build 20:
Design microprocessor, start of the top module:
module microprocessor #(parameter N = 8, ROM_addressBits = 6, RF_addressBits = 3) (
  input  logic                           clk             ,
  input  logic                           rst_n           ,
  input  logic [ 3+2*(RF_addressBits):0] ROM_data        ,
  input  logic [                  N-1:0] SRAM_data       ,
  output logic                           overflowPC      ,
  output logic                           ROM_readEnable  ,
  output logic                           SRAM_readEnable ,
  output logic                           SRAM_writeEnable,
  output logic [    ROM_addressBits-1:0] ROM_address     ,
  output logic [(2**RF_addressBits)-1:0] SRAM_address    ,
  output logic [                  N-1:0] SRAM_data_in
);
For scale: roughly 1100 cells after synthesis, about 46 I/O pins.
make LEC_CHECK=0 ABC_AREA=0 CAP_MARGIN=20 CELL_PAD_IN_SITES_DETAIL_PLACEMENT=0 CORE_ASPECT_RATIO=0.5 CORE_MARGIN=2 CORE_UTILIZATION=71 CTS_CLUSTER_DIAMETER=59 PLACE_DENSITY_LB_ADDON=0.13 SLEW_MARGIN=20 finish   # period 9.41 ns
run.sh (not shown) runs the stock make flow with config.mk's settings and CLKGATE_MAP_FILE=.
Build 20 finished every step from synthesis to the final layout, and the layout passed the timing, DRC and antenna checks.
Inputs modified between build 20 and build 92:
Settings: CORE_ASPECT_RATIO no longer set, was 0.5; ABC_AREA no longer set, was 0; CELL_PAD_IN_SITES_DETAIL_PLACEMENT no longer set, was 0; CORE_UTILIZATION now 63, was 71; CTS_CLUSTER_DIAMETER no longer set, was 59; PLACE_DENSITY_LB_ADDON no longer set, was 0.13; the clock period (ns, I/O delays scaled along) now 6.16, was 9.41.
==> results <==
- Looking at met3 global-route usage, build 92 sits 5.9 points below build 20.
- When build 92 is set beside build 20, its sequential share of power turns out to be 0.6 points smaller.
- Summary of the comparison: arrival time of the worst setup path is lower in build 92, relative to build 20.
- The worst setup slack in build 92 sits 1.04 ns below the value recorded for build 20.
- Build 92 vs build 20 — part of the total power dissipated in combinational logic rose 0.3 points.
- Maximum number of pins on one net before global-route repair, build 20 and build 92: smaller value in build 92
- Share of final layout cell area taken by clock buffers and inverters: build 92 vs build 20, no meaningful difference
--- input diff build 92..build 17 ---
Settings: ABC_AREA now 1, previously not set; PLACE_DENSITY now 0.35, previously not set; SETUP_SLACK_MARGIN now 1.08, previously not set; CORE_UTILIZATION now 71, was 63; the clock period (ns, I/O delays scaled along) now 3.83, was 6.16.
## What came out
- Seen in the log of build 17: DPL-0038 during clock tree synthesis, after which the run never completed.
- In the flow results for build 92 and build 17, the basic-gate share of the synthesized area counting and, or, nand and nor cells is larger on build 17.
- For build 92, the main combinational cell family by area after synthesis was AND-OR/OR-AND gates, unlike build 17, where it was simple AND/OR/NAND/NOR gates.
- Going from build 92 to build 17, total placed instance area went up about 11%; post-synthesis instance area went down about 2%; vertical die size went down about 6.5%.
- Going from build 92 to build 17, summed standard-cell area reported by yosys shrinks by 170 sq um.
- Measured against build 92, the total nets after synthesis of build 17 comes out at 1.08 times the reference value.
For build 73, these inputs were changed with respect to build 17:
Settings: changing CORE_UTILIZATION from 71 to 40; removing SETUP_SLACK_MARGIN (formerly 1.08); removing PLACE_DENSITY (formerly 0.35); removing ABC_AREA (formerly 1); changing the clock period (ns, I/O delays scaled along) from 3.83 to 6.0.
## What came out
As of build 73, detailed-placement wirelength estimate had risen by a few percent compared to build 17.
For count of distinct cell types in the synthesized netlist, dividing the value from build 17 by the value from build 73 gives 0.64.
Build 73 against build 17; post-synth net total is down by a little under 10%.
Simple-gate portion of the synthesized area ends up higher on build 17.
Comparing build 73 against build 17, there is no change at all in fraction of synthesis flops using an asynchronous set or reset pin.
In build 73, mapped cell area is higher than in build 17.
Build 73 vs build 17: number of standard cells after synthesis down
Higher area of the chip goes to build 73 over build 17.
Build 73 reports a lower portion of the post-synthesis area used by sequential elements than build 17 does.
Lower average cell area after synthesis goes to build 17 over build 73.
Every stage of the flow completed for build 73, and the final layout passed the timing, DRC and antenna checks.
Modified inputs, build 63 compared to build 73
Settings: setting PLACE_DENSITY_LB_ADDON to 0.14 for the first time; setting CORE_ASPECT_RATIO to 1.83 for the first time; changing CORE_UTILIZATION from 40 to 26.
[summary]
- When the final numbers for build 73 and build 63 were put side by side, the logic gate fraction of the total cell area turned out to be smaller in build 63.
- Run comparison: build 73 endpoint of the worst setup timing path SRAM_data_in[7]; build 63 endpoint of the worst setup timing path SRAM_address[3]
- Going from build 73 to build 63, die extent in y grew by more than half.
- In the tables for build 73 and build 63, sequential share of layout area reads higher with build 73.
- Any difference in sequential cell count between build 63 and build 73 is small enough to ignore.


Starting RTL as in the previous note.
clock: 4.18 ns
lec_check: 0
cap_margin: 20
core_margin: 2
core_utilization: 71
place_density: 0.62
setup_slack_margin: 0.26
slew_margin: 20
The starting point stopped in 5_1_grt on GRT-0116.
Change:
Settings changed: ABC_AREA set to 1, SETUP_SLACK_MARGIN 0.26 to -0.01.
Clock period 4.18 ns to 3.83 ns, I/O delays scaled along.
=> The changed run aborted during 4_1_cts on DPL-0033. Die size went down by 1.9%. Synthesized area went down by 1.9%. Synthesized cell count went up by 9.0%.
Change:
Settings changed: ABC_AREA 1 to not set, CORE_UTILIZATION 71 to 70, PLACE_DENSITY 0.62 to not set, SETUP_SLACK_MARGIN -0.01 to not set.
Clock period 3.83 ns to 5.15 ns, I/O delays scaled along.
Now the flow completed without violations.
Synthesized cell count went down by 8.2%.
Synthesized area went up by 2.0%.
Die size went up by 3.3%.
Change:
Settings changed: CORE_UTILIZATION 70 to 40, TNS_END_PERCENT set to 15.
Clock period 5.15 ns to 4.23 ns, I/O delays scaled along.
Now the flow finished with setup timing left.
Hold slack improved by 0.020 ns.
Synthesized cell count stays the same.
Non-clock buffer count went up by 77.
Change:
Settings changed: TNS_END_PERCENT 15 to not set.
Clock period 4.23 ns to 5.85 ns, I/O delays scaled along.
=>
- This time the run produced a clean layout
- total power fell by 32%
- global-route usage fell by 1.4 points
- hold slack got worse by 0.045 ns
- first-iteration DRC count rose by 1.3%
- die size does not change
- wire length fell by 6.1%
- final cell count fell by 9.0%
- setup slack improved by 0.25 ns
- count of clock-buffer cells in the layout rose by 1
- design area fell by 14%
- critical path depth fell by 11
Change:
Settings changed: ABC_AREA set to 0, CORE_UTILIZATION 40 to 71, PLACE_DENSITY set to 0.62, SETUP_SLACK_MARGIN set to 1.08.
Clock period 5.85 ns to 3.83 ns, I/O delays scaled along.
=>
- The new run ended with an error in 4_1_cts
- die area fell by 43%
- synthesized area is unchanged
- synthesized cell count does not change


before:
Starting RTL as in the previous note.
export LEC_CHECK = 0
export CAP_MARGIN = 0
export CELL_PAD_IN_SITES_DETAIL_PLACEMENT = 2
export CELL_PAD_IN_SITES_GLOBAL_PLACEMENT = 2
export CORE_ASPECT_RATIO = 0.8
export CORE_MARGIN = 7
export CORE_UTILIZATION = 40
export CTS_CLUSTER_DIAMETER = 31
export CTS_CLUSTER_SIZE = 97
export GPL_TIMING_DRIVEN = 0
export HOLD_SLACK_MARGIN = 0.24
export SETUP_SLACK_MARGIN = 0.8
export SLEW_MARGIN = 20
create_clock -name core_clock -period 6.0 [get_ports {clk}]
before completed; timing, DRC and antenna clean
Modified inputs, after compared to before
# before
export LEC_CHECK = 0
export CAP_MARGIN = 0
export CELL_PAD_IN_SITES_DETAIL_PLACEMENT = 2
export CELL_PAD_IN_SITES_GLOBAL_PLACEMENT = 2
export CORE_ASPECT_RATIO = 0.8
export CORE_MARGIN = 7
export CORE_UTILIZATION = 40
export CTS_CLUSTER_DIAMETER = 31
export CTS_CLUSTER_SIZE = 97
export GPL_TIMING_DRIVEN = 0
export HOLD_SLACK_MARGIN = 0.24
export SETUP_SLACK_MARGIN = 0.8
export SLEW_MARGIN = 20
create_clock -name core_clock -period 6.0 [get_ports {clk}]
# after
export LEC_CHECK = 0
export ABC_AREA = 1
export CAP_MARGIN = 20
export CELL_PAD_IN_SITES_DETAIL_PLACEMENT = 1
export CORE_ASPECT_RATIO = 1.83
export CORE_MARGIN = 6
export CORE_UTILIZATION = 23
export CTS_CLUSTER_DIAMETER = 187
export CTS_CLUSTER_SIZE = 76
export MIN_ROUTING_LAYER = met2
export PLACE_DENSITY_LB_ADDON = 0.14
export SLEW_MARGIN = 40
export TNS_END_PERCENT = 45
create_clock -name core_clock -period 6.0 [get_ports {clk}]
Findings:
Having completed the whole flow, after delivered a layout that passed the timing, DRC and antenna checks. before went all the way through the flow, and no timing, DRC or antenna check failed. Destination of the critical timing path: SRAM_data_in[4] -> after, alu.ONZ[2]$_DFFE_PN0P_ -> before. before reports its critical path class as in -> reg while after reports in -> out. [compare] base=before new=after: power attributed to the clock group went down about 4%; detailed route wirelength on metal3 grew by about 230%; first-pass GRT wire length went down. Across both runs, area of combinational cells with multiple inputs was lower for after than for before. Highest signal layer in the routed design = met4: before; highest signal layer in the routed design = met5: after. When after is set beside before, its starting density of the core turns out to be 18 points smaller. Taking before as the reference, in after via count now sits higher, proportion of synthesized chip area in sequential cells now sits higher.


Starting RTL as in the previous note.
Design microprocessor, start of the top module:
module microprocessor #(parameter N = 8, ROM_addressBits = 6, RF_addressBits = 3) (
  input  logic                           clk             ,
  input  logic                           rst_n           ,
  input  logic [ 3+2*(RF_addressBits):0] ROM_data        ,
  input  logic [                  N-1:0] SRAM_data       ,
  output logic                           overflowPC      ,
  output logic                           ROM_readEnable  ,
  output logic                           SRAM_readEnable ,
  output logic                           SRAM_writeEnable,
  output logic [    ROM_addressBits-1:0] ROM_address     ,
  output logic [(2**RF_addressBits)-1:0] SRAM_address    ,
  output logic [                  N-1:0] SRAM_data_in
);
clock: 5.86 ns
lec_check: 0
abc_area: 1
cap_margin: 20
cell_pad_in_sites_detail_placement: 0
core_margin: 2
core_utilization: 72
cts_cluster_diameter: 230
cts_cluster_size: 42
place_density: 0.64
setup_slack_margin: -0.26
slew_margin: 20
The baseline ran to the end with no violations.
Rerun with:
Settings changed: ABC_AREA 1 to unset, CELL_PAD_IN_SITES_DETAIL_PLACEMENT 0 to unset, CORE_UTILIZATION 72 to 9, CTS_CLUSTER_DIAMETER 230 to unset, CTS_CLUSTER_SIZE 42 to unset, PLACE_DENSITY 0.64 to unset, SETUP_SLACK_MARGIN -0.26 to unset.
Clock period 5.86 ns to 6.16 ns, I/O delays scaled along.
What happened:
- power came out lower by 13%
- routed wire length came out higher by 31%
- cell count came out higher by 75%
- worst setup slack got worse by 0.13 ns
Rerun with:
Settings changed: ABC_AREA set to 1, CORE_UTILIZATION 9 to 70, SETUP_SLACK_MARGIN set to -0.13.
Clock period 6.16 ns to 4.3 ns, I/O delays scaled along.
This time the run completed and failed the layout checks on setup timing.
Total power went up by 74%.
Worst hold slack gets worse by 0.18 ns.
Sequential share of layout area rose by 0.77 points.
Via count climbs by 19%.
Clock-buffer cell count shrinks by 2.
Synthesized cell count rises by 9.0%.
Worst setup slack is worse by 0.44 ns.
Rerun with:
Settings changed: ABC_AREA 1 to unset, CORE_UTILIZATION 70 to 65, SETUP_SLACK_MARGIN -0.13 to unset.
Clock period 4.3 ns to 5.85 ns, I/O delays scaled along.
Result:
- The new run ran to the end with no violations
- wire length went down by about a fifth
- area after synthesis went up slightly
- register-to-register slack gains 1.5 ns
- first-iteration DRC count went down by well over a third
- total power went down by well over a third
- die area went up by roughly a tenth
- utilization went down by 16 points
- global-route usage went down by 5.1 points
- worst setup slack gains 0.64 ns
Rerun with:
Settings changed: ABC_AREA set to 1, CORE_UTILIZATION 65 to 72, PLACE_DENSITY set to 0.65, SETUP_SLACK_MARGIN set to -0.13.
Clock period 5.85 ns to 4.3 ns, I/O delays scaled along.
Effect:
- This time the run ended with an error in global routing (5_1_grt)
- synthesized cell count increases by about 9%
- area after synthesis decreases by about 2%
- die size decreases by about 11%
Power and IR drop assume default switching activity.
